run A:
Design top, start of the top module:
module top(
    input           clk,
    input           rst,
    input           enable,
    input           mode,
    input           valid, 
    input   [4:0]   id,
    input   [3:0]   gridX,
    input   [3:0]   gridY,
	output 	[11:0]	gray_addr,
	output			gray_ren,
	input	[7:0]	gray_rdata,
    output  [11:0]  lbp_addr,
    output          lbp_wen,
	output			lbp_ren,
    input   [7:0]   lbp_rdata,
	output	[7:0] 	lbp_wdata,
	output	[24:0]	theta,
	output			theta_valid,
	input	[24:0]	cos_data,
	input			cos_valid,
	input	[24:0]	sin_data,
	input			sin_valid,
	output			lbp_finish,
    output  [7:0]   id_addr,
    output  [4:0]   id_wdata,
    output          id_wen,
    output          id_ren,
    input   [4:0]   id_rdata,
    output  [20:0]  hist_addr_train,
    output  [7:0]   hist_wdata_train,
    output          hist_wen_train,
    output          hist_ren_train,
    input   [7:0]   hist_rdata_train,
    output  [13:0]  hist_addr_predict,
    output  [7:0]   hist_wdata_predict,
    output          hist_wen_predict,
    output          hist_ren_predict,
    input   [7:0]   hist_rdata_predict,  
    output          hcu_finish,
    output          done,
    output  [4:0]   label,
    output  [17:0]  minDistance
);
export LEC_CHECK = 0
export CAP_MARGIN = 20
export CELL_PAD_IN_SITES_GLOBAL_PLACEMENT = 2
export CORE_MARGIN = 2
export CORE_UTILIZATION = 40
export CTS_CLUSTER_DIAMETER = 350
export GPL_ROUTABILITY_DRIVEN = 0
export MAX_ROUTING_LAYER = met4
export MIN_ROUTING_LAYER = met2
export SLEW_MARGIN = 40
export TNS_END_PERCENT = 50
create_clock -name core_clock -period 17.7 [get_ports {clk}]
run.sh (not shown) runs the stock make flow with config.mk's settings and CLKGATE_MAP_FILE=.
Run A ran to completion and came out clean on the timing, design-rule and antenna checks.
For run B, these inputs were changed with respect to run A:
==> flow/config.mk <==
export PLATFORM = sky130hd
export DESIGN_NAME = top
export DESIGN_NICKNAME = top
export VERILOG_FILES = /design/flow/design.v
export SDC_FILE = /design/flow/constraint.sdc
export NUM_CORES = 4
export LEC_CHECK = 0
export CAP_MARGIN = 20
export CORE_MARGIN = 2
export CORE_UTILIZATION = 66
export SLEW_MARGIN = 20
==> flow/constraint.sdc <==
create_clock -name core_clock -period 9.82 [get_ports {clk}]
set_input_delay 1.9640 -clock core_clock [delete_from_list [all_inputs] [get_ports {clk}]]
set_output_delay 1.9640 -clock core_clock [all_outputs]
set_load 0.01 [all_outputs]
Results
- Clock buffer instance count of the final layout down about 15% in run B wrt run A
- From run B to run A, post-synthesis mux area share did not move at all.
- Area after synthesis: run B vs run A identical
- | net switching power | run B vs run A | about 70% higher |
The following lists how run C was set up differently from run B:
diff --git a/flow/config.mk b/flow/config.mk
--- a/flow/config.mk
+++ b/flow/config.mk
@@ -8,4 +8,5 @@
 export CAP_MARGIN = 20
 export CORE_MARGIN = 2
-export CORE_UTILIZATION = 66
+export CORE_UTILIZATION = 70
+export SETUP_SLACK_MARGIN = 1.2
 export SLEW_MARGIN = 20
==> flow/constraint.sdc <==
create_clock -name core_clock -period 9.25 [get_ports {clk}]
set_input_delay 1.8500 -clock core_clock [delete_from_list [all_inputs] [get_ports {clk}]]
set_output_delay 1.8500 -clock core_clock [all_outputs]
set_load 0.01 [all_outputs]
==> results <==
Total power was lower in run B than in run C. Run C: combinational share of power is 5.1 points higher than what run B reported. Final critical delay including setup and external delays delta for run C relative to run B: 0.32 ns lower. Although run C finished all stages, its layout failed final checks on negative setup slack.
The following lists how run D was set up differently from run C:
diff --git a/flow/config.mk b/flow/config.mk
--- a/flow/config.mk
+++ b/flow/config.mk
@@ -8,5 +8,4 @@
 export CAP_MARGIN = 20
 export CORE_MARGIN = 2
-export CORE_UTILIZATION = 70
-export SETUP_SLACK_MARGIN = 1.2
+export CORE_UTILIZATION = 40
 export SLEW_MARGIN = 20
==> flow/constraint.sdc <==
create_clock -name core_clock -period 10.9 [get_ports {clk}]
set_input_delay 2.1800 -clock core_clock [delete_from_list [all_inputs] [get_ports {clk}]]
set_output_delay 2.1800 -clock core_clock [all_outputs]
set_load 0.01 [all_outputs]
==> results <==
Run D was carried through to the last stage, and its layout satisfied the timing, design-rule and antenna checks. Run C and run D ended up with nearly the same insertion delay at the late pin of the worst-skew pair. Relative to run C, the cell depth of the worst flop-to-flop path measured on run D has decreased by more than 10%. [compare] base=run C new=run D: tally of filler cells in the layout saw an increase; clock share of power went up; register-to-register slack went up. Clock power (run C / run D): 1.13. Minimum clock period after layout: run D vs run C up 1.13 ns. Utilization, run C and run D: higher on run C. Setup WNS run C -> run D: better. When run D is set beside run C, its core outline area turns out to be 120000 sq um larger.

Setup of yarrow:
top again, from the RTL that the note above started with.
// top
module top(
    input           clk,
    input           rst,
    input           enable,
    input           mode,
    input           valid, 
    input   [4:0]   id,
    input   [3:0]   gridX,
    input   [3:0]   gridY,
	output 	[11:0]	gray_addr,
	output			gray_ren,
	input	[7:0]	gray_rdata,
    output  [11:0]  lbp_addr,
    output          lbp_wen,
	output			lbp_ren,
    input   [7:0]   lbp_rdata,
	output	[7:0] 	lbp_wdata,
	output	[24:0]	theta,
	output			theta_valid,
	input	[24:0]	cos_data,
	input			cos_valid,
	input	[24:0]	sin_data,
	input			sin_valid,
	output			lbp_finish,
    output  [7:0]   id_addr,
    output  [4:0]   id_wdata,
    output          id_wen,
    output          id_ren,
    input   [4:0]   id_rdata,
    output  [20:0]  hist_addr_train,
    output  [7:0]   hist_wdata_train,
    output          hist_wen_train,
    output          hist_ren_train,
    input   [7:0]   hist_rdata_train,
    output  [13:0]  hist_addr_predict,
    output  [7:0]   hist_wdata_predict,
    output          hist_wen_predict,
    output          hist_ren_predict,
    input   [7:0]   hist_rdata_predict,  
    output          hcu_finish,
    output          done,
    output  [4:0]   label,
    output  [17:0]  minDistance
);
Settings: LEC_CHECK=0, CAP_MARGIN=0, CELL_PAD_IN_SITES_GLOBAL_PLACEMENT=1, CORE_MARGIN=5, CORE_UTILIZATION=62, GPL_ROUTABILITY_DRIVEN=0, GPL_TIMING_DRIVEN=0, MAX_ROUTING_LAYER=met5, PLACE_DENSITY=0.68, SETUP_SLACK_MARGIN=0.69, SLEW_MARGIN=15; clock period 9.71 ns.
yarrow ran in full, but the layout does not pass; the checks complain about capacitance limit, slew limit, setup timing.
Inputs modified between yarrow and quartz:
- GPL_ROUTABILITY_DRIVEN: 0 -> unset
- CELL_PAD_IN_SITES_GLOBAL_PLACEMENT: 1 -> unset
- SETUP_SLACK_MARGIN: 0.69 -> unset
- CORE_UTILIZATION: 62 -> 66
- GPL_TIMING_DRIVEN: 0 -> unset
- CORE_MARGIN: 5 -> 2
- CAP_MARGIN: 0 -> 20
- SLEW_MARGIN: 15 -> 20
- MAX_ROUTING_LAYER: met5 -> unset
- PLACE_DENSITY: 0.68 -> unset
- the clock period (ns, I/O delays scaled along): 9.71 -> 8.76
### Flow results
STATUS run=quartz STAGES=ALL_DONE FINAL_CHECKS=FAILED CAUSE=setup timing. Looking only at non-clock buffer contribution to total cell area, and setting everything else aside, the higher value of yarrow and quartz goes to quartz. yarrow → quartz: number of buffers inserted during clock tree synthesis went down 3.3%; diode insertion count for antenna repair went down 39; internal power went up 21%; total via count in the routed design went down 4651; routed length on met2 went down 10%.
--- input diff quartz..onyx ---
- changing CORE_UTILIZATION from 66 to 57
- changing the clock period (ns, I/O delays scaled along) from 8.76 to 6.78
## What came out
In onyx the implementation ran to completion but is not tape-out ready, as the final checks report setup timing.
Cmp onyx vs quartz: switching part of the total power lower in onyx
onyx -> quartz: post-synthesis async set-or-reset flop share delta 0, exact match
The register-to-register slack reported for onyx is smaller than that of quartz by 1.84 ns.
The inputs of sierra differ from those of onyx as listed below.
- CORE_UTILIZATION now 40, was 57
- the clock period (ns, I/O delays scaled along) now 17.8, was 6.78
[summary]
sierra finished end to end and its layout was clean on timing, DRC and antenna. sierra ends up with lower area added between synthesis and finish than onyx does. Between onyx and sierra, worst setup slack before clock tree synthesis is lower for onyx, sierra comes in above that. On share of total power in the clock network: sierra sits above onyx. Row met3 track demand over resource: sierra lower / onyx higher. Measured against sierra, the maximum number of pins on one net before global-route repair of onyx comes out at 1.2 times the reference value.
[inputs] violet vs sierra
- CORE_UTILIZATION changed from 40 to 29
- the clock period (ns, I/O delays scaled along) changed from 17.8 to 10.9
--- outcome ---
Re number of clock buffers in the layout: sierra was lower than violet. The standard cell area after detailed placement of violet exceeds that of sierra by 1.8%. sierra → violet: core occupancy in the finished layout shrank by 11 points, routed wirelength normalized by instance count moved down, number of buffers inserted by hold repair at cts neither gained nor lost much, die extent in y climbed about 17%, total length of routed wires went down 2.4 mm. Launch point of the critical path = M1.tx[1]$_DFFE_PP_: violet; launch point of the critical path = M1.ty[1]$_DFFE_PP_: sierra. Diff sierra -> violet: power share of the combinational group has decreased, power per unit of standard cell area increased 35 nW/µm². The standard cells in violet occupy more silicon area than those in sierra do.
Power and IR drop assume default switching activity.
